==> inputs of run K <==
Design SimulatedDevice, start of the top module:
module SimulatedDevice(
    input[1:0] global_state,
    input sys_clk,
    input rx,
    output tx,
    input turn_left_signal,
    input turn_right_signal,
    input move_forward_signal,
    input move_backward_signal,
    input place_barrier_signal,
    input destroy_barrier_signal,
    input rst,
    input clutch,
    input throttle,
    input brake,
    input power_on,
    input power_off,
    output front_detector,
    output back_detector,
    output left_detector,
    output right_detector,
    output move_backward_light,
    output move_forward_light,
    output turn_left_light,
    output turn_right_light,
    output power_light,
    output reg [2:0] state_light,
    output reg [3:0] moving_light,
    output [7:0] seg1,
    output [7:0] seg2,
    output [7:0] an
    );
==> flow/config.mk <==
export PLATFORM = sky130hd
export DESIGN_NAME = SimulatedDevice
export DESIGN_NICKNAME = SimulatedDevice
export VERILOG_FILES = /design/flow/design.v
export SDC_FILE = /design/flow/constraint.sdc
export NUM_CORES = 4
export LEC_CHECK = 0
export CAP_MARGIN = 20
export CELL_PAD_IN_SITES_DETAIL_PLACEMENT = 2
export CORE_MARGIN = 2
export CORE_UTILIZATION = 67
export CTS_CLUSTER_SIZE = 75
export MAX_ROUTING_LAYER = met4
export PLACE_DENSITY_LB_ADDON = 0.07
export SETUP_SLACK_MARGIN = 2.5
export SLEW_MARGIN = 20
==> flow/constraint.sdc <==
create_clock -name core_clock -period 20.7 [get_ports {sys_clk}]
set_input_delay 4.1400 -clock core_clock [delete_from_list [all_inputs] [get_ports {sys_clk}]]
set_output_delay 4.1400 -clock core_clock [all_outputs]
set_load 0.01 [all_outputs]
run.sh (not shown) runs the stock make flow with config.mk's settings and CLKGATE_MAP_FILE=.
==> inputs of run R, as changes to run K <==
Settings changed: CELL_PAD_IN_SITES_DETAIL_PLACEMENT 2 to not set, CORE_UTILIZATION 67 to 40, CTS_CLUSTER_SIZE 75 to not set, MAX_ROUTING_LAYER met4 to not set, PLACE_DENSITY_LB_ADDON 0.07 to not set, SETUP_SLACK_MARGIN 2.5 to not set.
==> flow/constraint.sdc (replaced) <==
create_clock -name core_clock -period 23.9 [get_ports {sys_clk}]
set_input_delay 4.7800 -clock core_clock [delete_from_list [all_inputs] [get_ports {sys_clk}]]
set_output_delay 4.7800 -clock core_clock [all_outputs]
set_load 0.01 [all_outputs]
==> qor summary <==
|  | run R | run K |
|---|---|---|
| Outcome | no timing/DRC/antenna violations | aborted with a tool error |
| Stage where the flow stopped | - | detailed placement |
| Cell Rows | 107 | 83 |
| Floorplan Utilization | 40.5% | 67.6% |
| Height of the die | 298 um | 231 um |
| Share of Yosys cell area claimed by the top area cell type | 26.9% | 26.9% |
| Yosys xor share | 9.40% | 9.40% |
| Overall die width | 298 um | 231 um |
| Total die size | 88,900 um2 | 53,500 um2 |
| Compound-gate portion of the synthesized area | 23.9% | 23.9% |
| Core box area | 85,400 um2 | 51,200 um2 |
| Post-synthesis simple-gate area fraction | 28.2% | 28.2% |
| MUX share of area | 3.81% | 3.81% |
| Total of buffers placed on input and output ports | 50 | 50 |
| Yosys top cell by instances | sky130_fd_sc_hd__nor2_1 | sky130_fd_sc_hd__nor2_1 |
| #FFs+latches synth | 465 | 465 |
| Prevailing post-synth register cell | sky130_fd_sc_hd__dfxtp_1 | sky130_fd_sc_hd__dfxtp_1 |
| Warnings, synthesis | 11 | 11 |
| Cell area after synthesis | 34,600 um2 | 34,600 um2 |
| Routability cong. | 0.850 | 0.942 |
| Ports placed on the boundary | 57 | 57 |

---

==> exp/zinc <==
Starting RTL as in the previous note.
## SimulatedDevice
module SimulatedDevice(
    input[1:0] global_state,
    input sys_clk,
    input rx,
    output tx,
    input turn_left_signal,
    input turn_right_signal,
    input move_forward_signal,
    input move_backward_signal,
    input place_barrier_signal,
    input destroy_barrier_signal,
    input rst,
    input clutch,
    input throttle,
    input brake,
    input power_on,
    input power_off,
    output front_detector,
    output back_detector,
    output left_detector,
    output right_detector,
    output move_backward_light,
    output move_forward_light,
    output turn_left_light,
    output turn_right_light,
    output power_light,
    output reg [2:0] state_light,
    output reg [3:0] moving_light,
    output [7:0] seg1,
    output [7:0] seg2,
    output [7:0] an
    );
Settings: LEC_CHECK=0, ABC_AREA=1, CAP_MARGIN=0, CORE_MARGIN=2, CORE_UTILIZATION=72, CTS_CLUSTER_DIAMETER=233, CTS_CLUSTER_SIZE=48, PLACE_DENSITY=0.62, SETUP_SLACK_MARGIN=-1.06, SLEW_MARGIN=20; clock period 13.6 ns.
==> exp/garnet: changes against exp/zinc <==
CAP_MARGIN = 20   (was 0)
CTS_CLUSTER_DIAMETER = 268   (was 233)
CTS_CLUSTER_SIZE = not set   (was 48)
SETUP_SLACK_MARGIN = -1.04   (was -1.06)
==> exp/ember: changes against exp/zinc <==
CAP_MARGIN = 20   (was 0)
CTS_CLUSTER_DIAMETER = 361   (was 233)
CTS_CLUSTER_SIZE = not set   (was 48)
PLACE_DENSITY = 0.42   (was 0.62)
SETUP_SLACK_MARGIN = not set   (was -1.06)
==> flow/constraint.sdc (replaced) <==
create_clock -name core_clock -period 17.3 [get_ports {sys_clk}]
set_input_delay 3.4600 -clock core_clock [delete_from_list [all_inputs] [get_ports {sys_clk}]]
set_output_delay 3.4600 -clock core_clock [all_outputs]
set_load 0.01 [all_outputs]
==> ci_impl_report.md <==
### Metrics collected by this job

| Metric | Value |
|---|---|
| RD Place Congestion | 0.929 |
| Count of instances resized after the clock tree is built | 124 |
| Chip area | 46,800 um2 |
| Stage where the flow stopped | global routing (5_1_grt) |
| Number of cells in the design after placement | 5,922 |
| Post-placement worst setup slack | -2.72 ns |
| Outcome | did not finish |
| Detailed placement HPWL | 55,800 um |
| TritonCTS Buffers | 13 |
| Total number of H-tree levels | 1 |
| Area fraction in compound gates after synthesis | 0.113 |
| Count of buffers added by post-CTS timing repair for setup | 57 |
Source of the figures above: exp/zinc

==> ci_impl_report.md <==
### Flow metrics

| Metric | Value |
|---|---|
| Post-placement worst setup slack | -2.72 ns |
| Failing Checks | setup timing |
| RD Place Congestion | 0.942 |
| Final worst slack | -3.23 ns |
| Count of final setup violators | 27 |
| Outcome | finished with violations |
| Chip area | 46,800 um2 |
| Count of instances resized after the clock tree is built | 75 |
| Count of buffers added by post-CTS timing repair for setup | 47 |
| Total number of H-tree levels | 2 |
Source of the figures above: exp/garnet

==> ci_impl_report.md <==
### Flow metrics

| Metric | Value |
|---|---|
| Count of instances resized after the clock tree is built | 6 |
| Pin count of the biggest net entering global routing | 66 |
| Startpoint kind of the worst setup timing path | input pin |
| Average routed wire per standard cell | 12.5 um |
| TritonCTS Buffers | 48 |
| Detailed placement HPWL | 51,400 um |
| RD Place Congestion | 0.929 |
| Number of warnings in the stage logs | 60 |
| Outcome | complete, no violations |
| Count of buffers added by post-CTS timing repair for setup | 0 |
| Number of cells in the design after placement | 5,639 |
| Top area cells in the synthesized netlist | dfxtp_1 29%, nand2_1 11%, inv_1 9.1%, nand3_1 6.0%, nor2_1 5.1% |
| Area fraction in compound gates after synthesis | 0.113 |
Source of the figures above: exp/ember


---

==> inputs of sierra <==
Starting RTL as in the previous note.
Settings: LEC_CHECK=0, ABC_AREA=1, CAP_MARGIN=20, CORE_MARGIN=2, CORE_UTILIZATION=71, CTS_CLUSTER_DIAMETER=373, CTS_CLUSTER_SIZE=100, SETUP_SLACK_MARGIN=1.77, SLEW_MARGIN=20; clock period 13.4 ns.
==> nickel (differences from sierra) <==
==> flow/config.mk (replaced) <==
export PLATFORM = sky130hd
export DESIGN_NAME = SimulatedDevice
export DESIGN_NICKNAME = SimulatedDevice
export VERILOG_FILES = /design/flow/design.v
export SDC_FILE = /design/flow/constraint.sdc
export NUM_CORES = 4
export LEC_CHECK = 0
export CAP_MARGIN = 5
export CORE_MARGIN = 2
export CORE_UTILIZATION = 70
export CTS_CLUSTER_DIAMETER = 136
export CTS_CLUSTER_SIZE = 80
export HOLD_SLACK_MARGIN = -0.09
export MAX_ROUTING_LAYER = met4
export SLEW_MARGIN = 20
==> flow/constraint.sdc (replaced) <==
create_clock -name core_clock -period 15.1 [get_ports {sys_clk}]
set_input_delay 3.0200 -clock core_clock [delete_from_list [all_inputs] [get_ports {sys_clk}]]
set_output_delay 3.0200 -clock core_clock [all_outputs]
set_load 0.01 [all_outputs]
==> results <==
Against sierra, the die size of nickel is higher by 8.0%. Synthesized cell count: sierra is higher than nickel (8.1%). Of nickel and sierra, nickel has the higher synthesized area (gap 6.7%, measured against sierra). sierra never finished: it broke off in global routing (5_1_grt). nickel died in global routing (5_1_grt) (GRT-0232).
==> figures <==
Result of the run: sierra stopped before the end; nickel stopped before the end
Failing step: sierra global routing (5_1_grt); nickel global routing (5_1_grt)
Synth Area in Compound Gates: sierra 11.3%; nickel 23.9%
Die boundary height: sierra 218 um; nickel 226 um
Floorplan row count: sierra 78; nickel 81
Share of synthesized area spent on multiplexers: sierra 0.0308%; nickel 3.81%
Adder-cell share of the synthesized area: sierra 3.82%; nickel 3.64%
AND/OR/NAND/NOR Cells, Area Fraction: sierra 42.0%; nickel 28.2%
Total cells reported by yosys after synthesis: sierra 4906; nickel 4538
Area of the die: sierra 47400 um^2; nickel 51300 um^2
Part of the Yosys area used for sequential elements: sierra 28.7%; nickel 26.9%
Post-Place Cells: sierra 5927; nickel 5860
Worst slack, placed: sierra -2.72 ns; nickel -4.47 ns
Area of the core region: sierra 45300 um^2; nickel 48800 um^2
Summed standard-cell area reported by yosys: sierra 32500 um^2; nickel 34600 um^2
Synth cell types: sierra 80; nickel 151

---

==> inputs of run a <==
Starting RTL as in the previous note.
Settings: LEC_CHECK=0, ABC_AREA=1, CAP_MARGIN=0, CORE_MARGIN=2, CORE_UTILIZATION=72, CTS_CLUSTER_DIAMETER=233, CTS_CLUSTER_SIZE=48, MAX_ROUTING_LAYER=met4, SETUP_SLACK_MARGIN=-1.06, SLEW_MARGIN=20; clock period 13.6 ns.
==> run b (differences from run a) <==
ABC_AREA = unset   (was 1)
CAP_MARGIN = 20   (was 0)
CORE_UTILIZATION = 18   (was 72)
CTS_CLUSTER_DIAMETER = unset   (was 233)
CTS_CLUSTER_SIZE = unset   (was 48)
MAX_ROUTING_LAYER = unset   (was met4)
SETUP_SLACK_MARGIN = unset   (was -1.06)
==> flow/constraint.sdc (replaced) <==
create_clock -name core_clock -period 39.5 [get_ports {sys_clk}]
set_input_delay 7.9000 -clock core_clock [delete_from_list [all_inputs] [get_ports {sys_clk}]]
set_output_delay 7.9000 -clock core_clock [all_outputs]
set_load 0.01 [all_outputs]
==> metrics.cfg <==
[run_status]
outcome=stopped before the end
failing_step=global routing

[place]
gp_congestion=0.946

[synthesis]
synthAoiAreaFrac_pct=11.3
avgSynthCellArea_sq_um=6.62
synth_cells=4906

[clock_network]
cts_resized=126

the above is filed under run a

==> metrics.cfg <==
[worst_setup_path]
reg2reg_to=ma.mc.res7[1]$_SDFFE_PP0P_
cpMaxStageDelayCell=clkdlybuf4s50_1

[pwr]
power.group.top=clock

[synthesis]
avgSynthCellArea_sq_um=7.63
synth_cells=4538

[clock_network]
cts_resized=0

[grt]
grt_pass1_wl_mm=142
grt_use_total_pct=8.06

[run_status]
outcome=no timing/DRC/antenna violations

the above is filed under run b

